==> inputs of run Y <==
Design apb_ram, start of the top module:
module apb_ram (
  input presetn,
  input pclk,
  input psel,
  input penable,
  input pwrite,
  input [31:0] paddr, pwdata,
  output reg [31:0] prdata,
  output reg pready, pslverr
);
==> flow/config.mk <==
export PLATFORM = sky130hd
export DESIGN_NAME = apb_ram
export DESIGN_NICKNAME = apb_ram
export VERILOG_FILES = /design/flow/design.v
export SDC_FILE = /design/flow/constraint.sdc
export NUM_CORES = 4
export LEC_CHECK = 0
export CAP_MARGIN = 20
export CORE_MARGIN = 8
export CORE_UTILIZATION = 40
export GPL_ROUTABILITY_DRIVEN = 0
export GPL_TIMING_DRIVEN = 0
export HOLD_SLACK_MARGIN = -0.04
export MAX_ROUTING_LAYER = met5
export SETUP_SLACK_MARGIN = 0.33
export SLEW_MARGIN = 30
export TNS_END_PERCENT = 95
==> flow/constraint.sdc <==
create_clock -name core_clock -period 2.6 [get_ports {pclk}]
set_input_delay 0.5200 -clock core_clock [delete_from_list [all_inputs] [get_ports {pclk}]]
set_output_delay 0.5200 -clock core_clock [all_outputs]
set_load 0.01 [all_outputs]
run.sh (not shown) runs the stock make flow with config.mk's settings and CLKGATE_MAP_FILE=.
==> inputs of run B, as changes to run Y <==
- CORE_MARGIN: 8 -> 2
- CORE_UTILIZATION: 40 -> 72
- GPL_ROUTABILITY_DRIVEN: 0 -> default
- GPL_TIMING_DRIVEN: 0 -> default
- HOLD_SLACK_MARGIN: -0.04 -> default
- MAX_ROUTING_LAYER: met5 -> default
- PLACE_DENSITY: default -> 0.66
- SETUP_SLACK_MARGIN: 0.33 -> default
- SLEW_MARGIN: 30 -> 20
- TNS_END_PERCENT: 95 -> default
==> flow/constraint.sdc (replaced) <==
create_clock -name core_clock -period 2.13 [get_ports {pclk}]
set_input_delay 0.4260 -clock core_clock [delete_from_list [all_inputs] [get_ports {pclk}]]
set_output_delay 0.4260 -clock core_clock [all_outputs]
set_load 0.01 [all_outputs]
==> results.toml <==
# generated from flow reports
[status]
status = "no timing/DRC/antenna violations"

[timing]
hold_ws_ps = 206

[layout]
comb_area_mm2 = 0.0137
fin_area_mm2 = 0.0578

[pwr]
p_leak_nw = 20.8
peakVddDrop_mv = 0.536

[worst_setup_path]
slowest_delay_ps = 540

[cts]
cts_buffers = 112
That was run Y.
==> results.toml <==
# generated from flow reports
[status]
status = "failed layout checks"
so.violations = "setup timing"

[cts]
cts_buffers = 101

[timing]
setup_viol = 19
hold_ws_ps = 146
fin_ws_ps = -26.6
That was run B.

* * *

==> try-quartz <==
==> flow/design.v <==
module apb_ram (
  input presetn,
  input pclk,
  input psel,
  input penable,
  input pwrite,
  input [31:0] paddr, pwdata,
  output reg [31:0] prdata,
  output reg pready, pslverr
);
  reg [31:0] mem [32];
  typedef enum {idle = 0, setup = 1, access = 2, transfer = 3} state_type;
  state_type state;
  always@(posedge pclk)
    begin
      if(presetn == 1'b0)  
        begin
        state <= idle;
        prdata <= 32'h00000000;
        pready <= 1'b0;
        pslverr <= 1'b0;
        for(int i = 0; i < 32; i++) 
        begin
          mem[i] <= 0;
        end
       end 
      else 
        begin
      case(state)
      idle : 
      begin
        prdata <= 32'h00000000;
        pready <= 1'b0;
        pslverr <= 1'b0;
        state   <= setup;
      end
      setup:  
      begin
           if(psel == 1'b1)
             state <= access;
           else
             state <= setup;
      end
      access: 
      begin 
        if(pwrite && penable) 
          begin
            if(paddr < 32) 
            begin
            mem[paddr] <= pwdata;
            state <= transfer;
            pslverr <= 1'b0;
            pready  <= 1'b1;
            end
            else 
            begin
            state <= transfer;
            pready <= 1'b1;
            pslverr <= 1'b1;
            end
          end
        else if (!pwrite && penable)
            begin
            if(paddr < 32) 
            begin
            prdata <= mem[paddr];
            state <= transfer;
            pready <= 1'b1;
            pslverr <= 1'b0;
            end
            else 
            begin
            state <= transfer;
            pready <= 1'b1;
            pslverr <= 1'b1;
            prdata <= 32'h00000000;
            end
          end
        else
           state <= setup;
       end  
        transfer: begin
          state <= setup;
          pready <= 1'b0;
          pslverr <= 1'b0;
        end
      default : state <= idle;
      endcase      
    end
  end
endmodule
==> flow/run.sh <==
#!/bin/bash
# the make line also repeats each setting of config.mk as NAME=value (left out here)
make -C /OpenROAD-flow-scripts/flow DESIGN_CONFIG=/design/flow/config.mk WORK_HOME=/design/flow/orfs CLKGATE_MAP_FILE= finish
==> flow/config.mk <==
export PLATFORM = sky130hd
export DESIGN_NAME = apb_ram
export DESIGN_NICKNAME = apb_ram
export VERILOG_FILES = /design/flow/design.v
export SDC_FILE = /design/flow/constraint.sdc
export NUM_CORES = 4
export LEC_CHECK = 0
export CAP_MARGIN = 20
export CELL_PAD_IN_SITES_GLOBAL_PLACEMENT = 0
export CORE_MARGIN = 2
export CORE_UTILIZATION = 72
export CTS_CLUSTER_SIZE = 32
export GPL_TIMING_DRIVEN = 1
export HOLD_SLACK_MARGIN = -0.07
export PLACE_DENSITY_LB_ADDON = 0.25
export SETUP_SLACK_MARGIN = -0.17
export SLEW_MARGIN = 40
==> flow/constraint.sdc <==
create_clock -name core_clock -period 1.81 [get_ports {pclk}]
set_input_delay 0.3620 -clock core_clock [delete_from_list [all_inputs] [get_ports {pclk}]]
set_output_delay 0.3620 -clock core_clock [all_outputs]
set_load 0.01 [all_outputs]
==> inputs of try-willow, as changes to try-quartz <==
==> flow/config.mk (replaced) <==
export PLATFORM = sky130hd
export DESIGN_NAME = apb_ram
export DESIGN_NICKNAME = apb_ram
export VERILOG_FILES = /design/flow/design.v
export SDC_FILE = /design/flow/constraint.sdc
export NUM_CORES = 4
export LEC_CHECK = 0
export ABC_AREA = 1
export CAP_MARGIN = 20
export CORE_MARGIN = 2
export CORE_UTILIZATION = 68
export CTS_CLUSTER_DIAMETER = 378
export SLEW_MARGIN = 20
==> flow/constraint.sdc (replaced) <==
create_clock -name core_clock -period 1.31 [get_ports {pclk}]
set_input_delay 0.2620 -clock core_clock [delete_from_list [all_inputs] [get_ports {pclk}]]
set_output_delay 0.2620 -clock core_clock [all_outputs]
set_load 0.01 [all_outputs]
==> flow_summary.toml <==
# physical design summary
[logic_synthesis]
yosys-stat-cells = 6062
top_cells_by_count = "sky130_fd_sc_hd__nand2_1 (2187), sky130_fd_sc_hd__nor2_1 (1376), sky130_fd_sc_hd__edfxtp_1 (1024), sky130_fd_sc_hd__inv_1 (774), sky130_fd_sc_hd__clkbuf_1 (222)"

[layout]
post_route_cell_area_um2 = 65300

[critical_path]
timing_worst_setup_path_type = "flip-flop to flip-flop"
cp.required_ns = 1.91
r2r-start = "mem[25][16]"

[floorplan]
initial_utilization = 0.685
rows = 101

[timing]
max_freq_mhz = 510
timing.final.ws_setup_ns = -0.651
setup_viol = 2114

[global_routing]
track_usage = 0.435

[pwr]
combinationalPower_mw = 8.68
sequentialPower_mw = 38.5

[run_status]
check_failures = "negative setup slack"
status = "finished with violations"
-- figures above: try-willow

==> flow_summary.toml <==
# physical design summary
[global_routing]
track_usage = 0.489

[critical_path]
cp.required_ns = 2.27

[timing]
setup_viol = 2097
timing.final.ws_setup_ns = -0.529

[floorplan]
rows = 93
initial_utilization = 0.725

[run_status]
check_failures = "negative setup slack"
status = "finished with violations"

[logic_synthesis]
yosys-stat-cells = 3545
top_cells_by_count = "sky130_fd_sc_hd__nor2_1 (1028), sky130_fd_sc_hd__edfxtp_1 (1024), sky130_fd_sc_hd__mux2i_1 (384), sky130_fd_sc_hd__nand2_1 (292), sky130_fd_sc_hd__a22oi_1 (192)"

[pwr]
sequentialPower_mw = 27.9

[layout]
post_route_cell_area_um2 = 56000
-- figures above: try-quartz

